Setup of job 1285:
==> flow/design.v (excerpt) <==
module mult_top(
	input 							clk, 
	input							rst_n,
	input							pipe_flush,
	input 			[32-1:0] 	mcand,
	input 			[32-1:0] 	mplier,
	input 			[4:0]	 		func,
	output logic 	[32-1:0] 	result
);
Size: about 7600 cells after synthesis, roughly 200 flip-flops, roughly 100 I/O pins, ~75000 um^2 of cells after synthesis.
export LEC_CHECK = 0
export CAP_MARGIN = 30
export CELL_PAD_IN_SITES_DETAIL_PLACEMENT = 0
export CELL_PAD_IN_SITES_GLOBAL_PLACEMENT = 0
export CORE_MARGIN = 2
export CORE_UTILIZATION = 65
export CTS_CLUSTER_DIAMETER = 260
export GPL_TIMING_DRIVEN = 1
export PLACE_DENSITY_LB_ADDON = 0.03
export SETUP_SLACK_MARGIN = 1.19
export SLEW_MARGIN = 20
export TNS_END_PERCENT = 50
create_clock -name core_clock -period 8.71 [get_ports {clk}]
run.sh (not shown) runs the stock make flow with config.mk's settings and CLKGATE_MAP_FILE=.
Job 1285: all stages done; final checks FAILED (setup timing).
Input changes introduced in job 1558 (baseline for comparison: job 1285):
==> flow/config.mk <==
export PLATFORM = sky130hd
export DESIGN_NAME = mult_top
export DESIGN_NICKNAME = mult_top
export VERILOG_FILES = /design/flow/design.v
export SDC_FILE = /design/flow/constraint.sdc
export NUM_CORES = 4
export LEC_CHECK = 0
export CAP_MARGIN = 20
export CORE_MARGIN = 2
export CORE_UTILIZATION = 40
export SLEW_MARGIN = 20
==> flow/constraint.sdc <==
create_clock -name core_clock -period 13.0 [get_ports {clk}]
set_input_delay 2.6000 -clock core_clock [delete_from_list [all_inputs] [get_ports {clk}]]
set_output_delay 2.6000 -clock core_clock [all_outputs]
set_load 0.01 [all_outputs]
## What came out
- Both conditions hold for job 1558: the flow ran to the end and the final layout passed the timing, design-rule and antenna checks.
- Taking job 1285 as the reference, in job 1558 total buffers and inverters traversed by the critical path moved down, detailed-route wire length on metal 1 moved down.
- Comparing job 1285 and job 1558, the lower number of violations reported at the end of detailed-routing iteration 0 was measured on job 1558.
- Global-route track usage on met1: job 1558 < job 1285
Input-level comparison between job 9211 and job 1558:
diff --git a/flow/config.mk b/flow/config.mk
--- a/flow/config.mk
+++ b/flow/config.mk
@@ -10 +10,2 @@
-export CORE_UTILIZATION = 40
+export CORE_UTILIZATION = 66
+export CTS_CLUSTER_SIZE = 57
==> flow/constraint.sdc <==
create_clock -name core_clock -period 9.24 [get_ports {clk}]
set_input_delay 1.8480 -clock core_clock [delete_from_list [all_inputs] [get_ports {clk}]]
set_output_delay 1.8480 -clock core_clock [all_outputs]
set_load 0.01 [all_outputs]
Notes after the runs:
Job 9211 finished all stages; layout check result: FAIL, due to setup timing. Between job 1558 and job 9211, the via count normalized by instance count is lower for job 1558. For non-clock buffer total of the final layout, dividing the value from job 9211 by the value from job 1558 gives 6.8. The run with more setup slack is job 1558; job 9211 has less. The routed length on met1 on job 1558 is in line with that on job 9211. Summary of job 9211 over job 1558: final cell area excluding filler cells shows an increase of about 15%; logic share of the area dropped 7.9 points.
Setup changes, job 9211 to job 4274
diff --git a/flow/config.mk b/flow/config.mk
--- a/flow/config.mk
+++ b/flow/config.mk
@@ -10,2 +10,3 @@
-export CORE_UTILIZATION = 66
-export CTS_CLUSTER_SIZE = 57
+export CORE_UTILIZATION = 68
+export CTS_CLUSTER_SIZE = 37
+export MAX_ROUTING_LAYER = met4
==> flow/constraint.sdc <==
create_clock -name core_clock -period 8.84 [get_ports {clk}]
set_input_delay 1.7680 -clock core_clock [delete_from_list [all_inputs] [get_ports {clk}]]
set_output_delay 1.7680 -clock core_clock [all_outputs]
set_load 0.01 [all_outputs]
### Flow results
- Job 9211 → job 4274: number of inserted diodes up 61.
- Synthesis-to-layout area growth (higher): job 4274
- Completing all stages was not enough for job 4274: its layout failed the final checks because of setup timing.
- Sort job 4274 and job 9211 by total via count after detailed routing, ascending, and job 9211 comes first.
The inputs of job 1425 differ from those of job 4274 as listed below.
diff --git a/flow/config.mk b/flow/config.mk
--- a/flow/config.mk
+++ b/flow/config.mk
@@ -10,3 +10 @@
-export CORE_UTILIZATION = 68
-export CTS_CLUSTER_SIZE = 37
-export MAX_ROUTING_LAYER = met4
+export CORE_UTILIZATION = 67
==> flow/constraint.sdc <==
create_clock -name core_clock -period 11.0 [get_ports {clk}]
set_input_delay 2.2000 -clock core_clock [delete_from_list [all_inputs] [get_ports {clk}]]
set_output_delay 2.2000 -clock core_clock [all_outputs]
set_load 0.01 [all_outputs]
==> results <==
Of job 1425 and job 4274, only job 1425 finishes the flow clean. Relative to job 4274, the largest net degree at the start of global routing of job 1425 is higher by 9. Critical path endpoint = u_mult_signed.pipe_reg_0[60]: job 1425; critical path endpoint = u_mult_unsigned.pipe_reg_0[58]: job 4274. Number of vias per cell (job 1425 over job 4274): decrease, about 4%. Compared job 1425 vs job 4274, and die size is up in job 1425. Changes observed in job 1425 relative to job 4274: via count moved down, area fraction of clock buffers and clock inverters shows no meaningful change. [compare] base=job 4274 new=job 1425: area of the multi-input gates has decreased; slew at the pin closest to its max-slew limit down 61 ps; worst-case headroom to the max-slew limit increased 4.1 points. NOTE: share of the core filled by cells before placement in job 1425 falls short of that of job 4274. Compared with job 4274, in job 1425 y dimension of the die rose by 2.5 um; final total negative setup slack rose by 45120 ps.

* * *

Starting RTL as in the previous note.
## mult_top
module mult_top(
	input 							clk, 
	input							rst_n,
	input							pipe_flush,
	input 			[32-1:0] 	mcand,
	input 			[32-1:0] 	mplier,
	input 			[4:0]	 		func,
	output logic 	[32-1:0] 	result
);
clock: 13.0 ns
lec_check: 0
cap_margin: 20
core_aspect_ratio: 0.89
core_margin: 2
core_utilization: 40
max_routing_layer: met4
place_density_lb_addon: 0.29
slew_margin: 20
==> next run, changes <==
Settings changed: CORE_ASPECT_RATIO 0.89 to default, CORE_UTILIZATION 40 to 63, CTS_CLUSTER_SIZE from default to 57, MAX_ROUTING_LAYER met4 to default, PLACE_DENSITY_LB_ADDON 0.29 to default.
Clock period 13.0 ns to 10.5 ns, I/O delays scaled along.
Worst hold slack barely changes.
Flip-flop count stays the same.
Synthesized area stays the same.
Non-clock buffer count climbs by 230.
Design area climbs by 1.5%.
Global-route usage climbs by 12 points.
Final cell count drops by 7.6%.
Routed wire length drops by about 2%.
First-iteration DRC count climbs by about 8%.
Utilization climbs by 26 points.
==> next run, changes <==
Settings changed: CORE_UTILIZATION 63 to 68, CTS_CLUSTER_SIZE 57 to default, SETUP_SLACK_MARGIN from default to -0.25.
Clock period 10.5 ns to 8.68 ns, I/O delays scaled along.
What happened: The changed run finished but fails on setup timing. Routed wire length climbs by 13%. Die size drops by 7.3%. Critical path depth climbs by 2. Utilization climbs by 15 points. Design area climbs by 13%. Clock-buffer cell count drops by 5. Worst setup slack is worse by 870 ps. Cell count climbs by 10%. First-iteration DRC count climbs by 27%.

* * *

Setup of job 2577:
mult_top again, from the RTL that the note above started with.
export LEC_CHECK = 0
export CAP_MARGIN = 20
export CORE_MARGIN = 2
export CORE_UTILIZATION = 72
export CTS_CLUSTER_DIAMETER = 226
export MAX_ROUTING_LAYER = met4
export PLACE_DENSITY_LB_ADDON = 0.01
export SLEW_MARGIN = 20
export TNS_END_PERCENT = 5
create_clock -name core_clock -period 8.66 [get_ports {clk}]
Job 2577 never completed, since it errored out during global routing (5_1_grt).
[inputs] job 1965 vs job 2577
- a deleted TNS_END_PERCENT that had been 5
- a deleted CTS_CLUSTER_DIAMETER that had been 226
- a change of the clock period (ns, I/O delays scaled along) from 8.66 to 10.5
==> comparison <==
Looking at the reports, job 1965 completed the entire flow and the layout it produced met the timing, design-rule and antenna checks.
The log for job 2577 ends in global routing (5_1_grt) with error GRT-0232, so the run never completed.
As far as synthesized cell count goes, job 1965 and job 2577 are indistinguishable; the numbers are identical.
Job 1965 vs. job 2577: clock buffer count from CTS down 1; quantity of gates resized following cts now sits lower.
--- input diff job 1965..job 3946 ---
- a change of CORE_UTILIZATION from 72 to 40
- a deleted MAX_ROUTING_LAYER that had been met4
- a deleted PLACE_DENSITY_LB_ADDON that had been 0.01
- a change of the clock period (ns, I/O delays scaled along) from 10.5 to 12.2
### Flow results
Between job 1965 and job 3946, setup clock skew after layout increased.
diff inputs: job 3946 => job 4125
- MAX_ROUTING_LAYER newly set to met4
- CORE_UTILIZATION changed from 40 to 72
- PLACE_DENSITY_LB_ADDON newly set to 0.01
- the clock period (ns, I/O delays scaled along) changed from 12.2 to 8.84
[summary]
Job 4125 never completed; the flow aborted with a tool error in global routing (5_1_grt). Sum of net half-perimeters after detailed placement: job 4125 worse than job 3946. Cell area after placement for job 4125 is higher than for job 3946. Compared to job 3946, job 4125 was floorplanned on a smaller die. Number of standard-cell rows in the floorplan, job 4125 vs job 3946: down by more than a quarter. The final reports for job 4125 and job 3946 show number of cells after detailed placement lower in the former. Reported for job 3946 and job 4125, average instance area after synthesis turned out identical to the last digit. Initial cell density of the core: job 3946 and job 4125 compared, lower one is job 3946. Horizontal die dimension, job 3946 and job 4125: smaller value in job 4125. Job 4125 has vertical die dimension below what job 3946 had.
--- input diff job 4125..job 3094 ---
- an added PLACE_DENSITY of 0.66
- a change of CAP_MARGIN from 20 to 25
- an added SETUP_SLACK_MARGIN of -0.69
- a deleted PLACE_DENSITY_LB_ADDON that had been 0.01
- an added CTS_CLUSTER_SIZE of 37
Findings:
Of job 3094 and job 4125, none finishes clean. No final results exist for job 4125, since it was stopped by error GRT-0232 during global routing (5_1_grt). Status job 3094: flow complete, layout not clean - setup timing. Weighted congestion at the end of routability-driven global placement (job 3094 over job 4125): increase, about 1.2%. Job 3094 — HPWL after detailed placement 8600 µm higher, job 4125 as reference. From job 4125 to job 3094, count of flip-flops with a built-in enable after synthesis did not move at all. Looking only at post-detailed-placement cell area, and setting everything else aside, the higher value of job 3094 and job 4125 goes to job 3094.
